Design alu_design, start of the top module:
module alu_design #(parameter W = 8)(
    input clk, rst, mode, ce, cin,
    input [1:0] inp_valid,
    input [7:0] opa, opb,
    input [3:0] cmd,
    output reg err, ov, cout, g, l, e,
    output reg [15:0] res
);
parameter INV_INP = 2'b00, OPA_VALID = 2'b01, OPB_VALID = 2'b10, OPA_AND_OPB_VALID = 2'b11;
reg [7:0] opa_p, opb_p;
reg [3:0] cmd_p;
reg [1:0] valid_p;
reg mode_p, cin_p;
reg [15:0] res_p;
reg cout_p, ov_p, g_p, l_p, e_p, err_p;
always @(posedge clk or posedge rst) begin
    if (rst) begin
        opa_p <= 0;
        opb_p <= 0;
        cmd_p <= 0;
        valid_p <= 0;
        cin_p <= 0;
        mode_p <= 0;
    end else if (ce) begin
        opa_p <= opa;
        opb_p <= opb;
        cmd_p <= cmd;
        valid_p <= inp_valid;
        cin_p <= cin;
        mode_p <= mode;
    end
end
always @(*) begin
    res_p = 0;
    err_p = 0;
    cout_p = 0;
    ov_p = 0;
    g_p = 0;
    l_p = 0;
    e_p = 0;
    if (ce) begin
        if (mode_p == 1) begin
            case (valid_p)
                INV_INP: begin
                    res_p = 0;
                    err_p = 1;
                end
                OPA_VALID: begin
                    case (cmd_p)
                        4'b0100: begin
                            res_p = opa_p + 1;
                            cout_p = res_p[8];
                        end
                        4'b0101: begin
                            res_p = opa_p - 1;
                            ov_p = res_p[8];
                        end
                        default: err_p = 1;
                    endcase
                end
                OPB_VALID: begin
                    case (cmd_p)
                        4'b0110: begin
                            res_p = opb_p + 1;
                            cout_p = res_p[8];
                        end
  ...
For scale: about 1800 cells after synthesis, about 46 flip-flops, roughly 0.011 mm² of cells after synthesis.
make LEC_CHECK=0 ABC_AREA=1 CAP_MARGIN=10 CORE_ASPECT_RATIO=1.17 CORE_MARGIN=2 CORE_UTILIZATION=64 CTS_CLUSTER_DIAMETER=25 CTS_CLUSTER_SIZE=80 GPL_TIMING_DRIVEN=1 MAX_ROUTING_LAYER=met5 MIN_ROUTING_LAYER=met1 PLACE_DENSITY_LB_ADDON=0.01 SETUP_SLACK_MARGIN=0.3 SLEW_MARGIN=20 finish   # period 5.13 ns
run.sh (not shown) runs the stock make flow with config.mk's settings and CLKGATE_MAP_FILE=.
The starting point finished but fails on negative setup slack.
Edit:
Settings changed: ABC_AREA 1 to not set, CAP_MARGIN 10 to 20, CORE_ASPECT_RATIO 1.17 to not set, CORE_UTILIZATION 64 to 65, CTS_CLUSTER_DIAMETER 25 to not set, CTS_CLUSTER_SIZE 80 to not set, GPL_TIMING_DRIVEN 1 to not set, MAX_ROUTING_LAYER met5 to not set, MIN_ROUTING_LAYER met1 to not set, PLACE_DENSITY_LB_ADDON 0.01 to 0.0, SETUP_SLACK_MARGIN 0.3 to not set.
Clock period 5.13 ns to 5.71 ns, I/O delays scaled along.
The new run ran to the end with no violations.
Clock power came out higher by about 4%.
Setup slack gets better by 0.64 ns.
Sequential power came out lower by 7.5%.
Cell area came out lower by 6.2%.
Power came out lower by 22%.
Die size came out lower by 0.93%.
Count of clock-buffer cells in the layout is unchanged.
Critical path depth came out lower by 3.
Utilization came out lower by 4.3 points.
Routed wire length came out lower by 13%.
Register-to-register slack gets better by 0.64 ns.
Edit:
Settings changed: ABC_AREA set to 1, CORE_ASPECT_RATIO set to 0.5, CORE_UTILIZATION 65 to 72, CTS_CLUSTER_DIAMETER set to 391, CTS_CLUSTER_SIZE set to 99, PLACE_DENSITY_LB_ADDON 0.0 to not set.
Clock period 5.71 ns to 2.15 ns, I/O delays scaled along.
The changed run failed in detailed placement (3_5_place_dp) with DPL-0033.
Die size goes down by 9.6%.
Synthesized cell count goes up by 20%.
Synthesized area goes down by 0.61%.


== delta ==
alu_design again, from the RTL that the note above started with.
export LEC_CHECK = 0
export CAP_MARGIN = 0
export CORE_MARGIN = 2
export CORE_UTILIZATION = 72
export CTS_CLUSTER_DIAMETER = 105
export PLACE_DENSITY = 0.36
export SETUP_SLACK_MARGIN = 1.16
export SLEW_MARGIN = 20
create_clock -name core_clock -period 5.83 [get_ports {clk}]
The log for delta ends in global routing (5_1_grt) with error GRT-0232, so the run never completed.
diff inputs: delta => gamma
==> flow/config.mk <==
export PLATFORM = sky130hd
export DESIGN_NAME = alu_design
export DESIGN_NICKNAME = alu_design
export VERILOG_FILES = /design/flow/design.v
export SDC_FILE = /design/flow/constraint.sdc
export NUM_CORES = 4
export LEC_CHECK = 0
export CAP_MARGIN = 20
export CORE_MARGIN = 2
export CORE_UTILIZATION = 40
export CTS_CLUSTER_DIAMETER = 238
export PLACE_DENSITY_LB_ADDON = 0.09
export SLEW_MARGIN = 20
==> flow/constraint.sdc <==
create_clock -name core_clock -period 7.0 [get_ports {clk}]
set_input_delay 1.4000 -clock core_clock [delete_from_list [all_inputs] [get_ports {clk}]]
set_output_delay 1.4000 -clock core_clock [all_outputs]
set_load 0.01 [all_outputs]
Notes after the runs:
delta is listed as incomplete: the tool reported an error in global routing (5_1_grt) and the run ended there. gamma: done, clean on timing, DRC and antenna. Comparing delta against gamma, there is no change at all in cts-stage hold buffer count. Summary: area of the core, gamma worse than delta. Instance area after placement essentially unchanged between gamma and delta. gamma against delta: number of buffers created by CTS ~0 delta; detailed placer's ending HPWL +3.7 mm. Count of placed standard cells including taps was lower in delta than in gamma. Going from delta to gamma, the chip width was found to have gone up by 33%. [gamma] total of cells resized after clock tree synthesis fell 83 relative to delta. Diff delta -> gamma: total number of placement rows shows an increase of 15; height of the chip picked up an extra 33%.


Setup of rev 12:
The RTL this note starts from:
==> flow/design.v <==
module alu_design #(parameter W = 8)(
    input clk, rst, mode, ce, cin,
    input [1:0] inp_valid,
    input [7:0] opa, opb,
    input [3:0] cmd,
    output reg err, ov, cout, g, l, e,
    output reg [15:0] res
);
parameter INV_INP = 2'b00, OPA_VALID = 2'b01, OPB_VALID = 2'b10, OPA_AND_OPB_VALID = 2'b11;
reg [7:0] opa_p, opb_p;
reg [3:0] cmd_p;
reg [1:0] valid_p;
reg mode_p, cin_p;
reg [15:0] res_p;
reg cout_p, ov_p, g_p, l_p, e_p, err_p;
always @(posedge clk or posedge rst) begin
    if (rst) begin
        opa_p <= 0;
        opb_p <= 0;
        cmd_p <= 0;
        valid_p <= 0;
        cin_p <= 0;
        mode_p <= 0;
    end else if (ce) begin
        opa_p <= opa;
        opb_p <= opb;
        cmd_p <= cmd;
        valid_p <= inp_valid;
        cin_p <= cin;
        mode_p <= mode;
    end
end
always @(*) begin
    res_p = 0;
    err_p = 0;
    cout_p = 0;
    ov_p = 0;
    g_p = 0;
    l_p = 0;
    e_p = 0;
    if (ce) begin
        if (mode_p == 1) begin
            case (valid_p)
                INV_INP: begin
                    res_p = 0;
                    err_p = 1;
                end
                OPA_VALID: begin
                    case (cmd_p)
                        4'b0100: begin
                            res_p = opa_p + 1;
                            cout_p = res_p[8];
                        end
                        4'b0101: begin
                            res_p = opa_p - 1;
                            ov_p = res_p[8];
                        end
                        default: err_p = 1;
                    endcase
                end
                OPB_VALID: begin
                    case (cmd_p)
                        4'b0110: begin
                            res_p = opb_p + 1;
                            cout_p = res_p[8];
                        end
                        4'b0111: begin
                            res_p = opb_p - 1;
                            ov_p = res_p[8];
                        end
                        default: err_p = 1;
                    endcase
                end
                OPA_AND_OPB_VALID: begin
                    case (cmd_p)
                        4'b0000: begin
                            res_p = opa_p + opb_p;
                            cout_p = res_p[8];
                        end
                        4'b0001: begin
                            res_p = opa_p - opb_p;
                            ov_p = res_p[8];
                        end
                        4'b0010: begin
                            res_p = opa_p + opb_p + cin_p;
                            cout_p = res_p[8];
                        end
                        4'b0011: begin
                            res_p = opa_p - opb_p - cin_p;
                            ov_p = res_p[8];
                        end
                        4'b1000: begin
                            g_p = (opa_p > opb_p);
                            l_p = (opa_p < opb_p);
                            e_p = (opa_p == opb_p);
                        end
                        4'b1001: begin
                            res_p = (opa_p + 1) * (opb_p + 1);
                        end
                        4'b1010: begin
                            res_p = (opa_p << 1) * opb_p;
                        end
                        4'b1011: begin
                            res_p = $signed(opa_p) + $signed(opb_p);
                            ov_p = (($signed(opa_p) > 0) && ($signed(opb_p) > 0) && ($signed(res_p[7:0]) < 0)) ||
                                   (($signed(opa_p) < 0) && ($signed(opb_p) < 0) && ($signed(res_p[7:0]) > 0));
                        end
                        4'b1100: begin
                            res_p = $signed(opa_p) - $signed(opb_p);
                            ov_p = (($signed(opa_p) > 0) && ($signed(opb_p) < 0) && ($signed(res_p[7:0]) < 0)) ||
                                   (($signed(opa_p) < 0) && ($signed(opb_p) > 0) && ($signed(res_p[7:0]) > 0));
                        end
                        default: err_p = 1;
                    endcase
                end
                default: err_p = 1;
            endcase
        end else begin
            case (valid_p)
                INV_INP: begin
                    res_p = 0;
                    err_p = 1;
                end
                OPA_VALID: begin
                    case (cmd_p)
                        4'b0110: res_p = ~opa_p;
                        4'b1000: res_p = opa_p >> 1;
                        4'b1001: res_p = opa_p << 1;
                        default: err_p = 1;
                    endcase
                end
                OPB_VALID: begin
                    case (cmd_p)
                        4'b0111: res_p = ~opb_p;
                        4'b1010: res_p = opb_p >> 1;
                        4'b1011: res_p = opb_p << 1;
                        default: err_p = 1;
                    endcase
                end
                OPA_AND_OPB_VALID: begin
                    case (cmd_p)
                        4'b0000: res_p = opa_p & opb_p;
                        4'b0010: res_p = opa_p | opb_p;
                        4'b0001: res_p = ~(opa_p & opb_p);
                        4'b0011: res_p = ~(opa_p | opb_p);
                        4'b0100: res_p = opa_p ^ opb_p;
                        4'b0101: res_p = ~(opa_p ^ opb_p);
                        4'b1100: begin
                            if (|opb_p[7:4]) err_p = 1;
                            else res_p = (opa_p << opb_p[2:0]) | (opa_p >> (8 - opb_p[2:0]));
                        end
                        4'b1101: begin
                            if (|opb_p[7:4]) err_p = 1;
                            else res_p = (opa_p >> opb_p[2:0]) | (opa_p << (8 - opb_p[2:0]));
                        end
                        default: err_p = 1;
                    endcase
                end
                default: err_p = 1;
            endcase
        end
    end
end
always @(posedge clk or posedge rst) begin
    if (rst) begin
        res <= 0;
        cout <= 0;
        ov <= 0;
        g <= 0;
        l <= 0;
        e <= 0;
        err <= 0;
    end else if (ce) begin
        res <= res_p;
        cout <= cout_p;
        ov <= ov_p;
        g <= g_p;
        l <= l_p;
        e <= e_p;
        err <= err_p;
    end
end
endmodule
Settings: LEC_CHECK=0, CAP_MARGIN=10, CORE_ASPECT_RATIO=0.86, CORE_MARGIN=2, CORE_UTILIZATION=65, CTS_CLUSTER_DIAMETER=49, CTS_CLUSTER_SIZE=80, GPL_TIMING_DRIVEN=1, MAX_ROUTING_LAYER=met5, MIN_ROUTING_LAYER=met1, PLACE_DENSITY_LB_ADDON=0.04, SETUP_SLACK_MARGIN=-0.16, SLEW_MARGIN=20; clock period 4.93 ns.
To summarise rev 12: no stage aborted, but the layout did not pass its checks, failing on negative setup slack.
## Diff of input files: rev 13 against rev 12
==> flow/config.mk <==
export PLATFORM = sky130hd
export DESIGN_NAME = alu_design
export DESIGN_NICKNAME = alu_design
export VERILOG_FILES = /design/flow/design.v
export SDC_FILE = /design/flow/constraint.sdc
export NUM_CORES = 4
export LEC_CHECK = 0
export ABC_AREA = 1
export CAP_MARGIN = 20
export CORE_MARGIN = 2
export CORE_UTILIZATION = 69
export SLEW_MARGIN = 20
==> flow/constraint.sdc <==
create_clock -name core_clock -period 7.15 [get_ports {clk}]
set_input_delay 1.4300 -clock core_clock [delete_from_list [all_inputs] [get_ports {clk}]]
set_output_delay 1.4300 -clock core_clock [all_outputs]
set_load 0.01 [all_outputs]
Findings:
Diff rev 12 and rev 13: wire length of the first global-routing pass lower in rev 13. Rev 13 finished end to end and its layout was clean on timing, DRC and antenna. Against rev 12, rev 13 reports a area used by multi-input combinational logic that is lower. When rev 13 is measured against rev 12, its worst reg-to-reg path cell count turns out 5 higher. Diff rev 12 -> rev 13 | wire length | down by more than 10%. Lower die area among rev 12 and rev 13: rev 13. Compared with rev 12, in rev 13 power share of the combinational group now smaller, post-CTS setup repair buffer count down 13, fraction of area in registers shows an increase of 1.2 points, final period demand of the worst path went up, data arrival at the endpoint of the critical path higher. Going from rev 12 to rev 13, net switching power figure shrank by more than a quarter. Startpoint of the worst setup timing path = opa_p[1]: rev 12; startpoint of the worst setup timing path = opb_p[0]: rev 13.
Power is estimated from default activity; no workload was simulated.
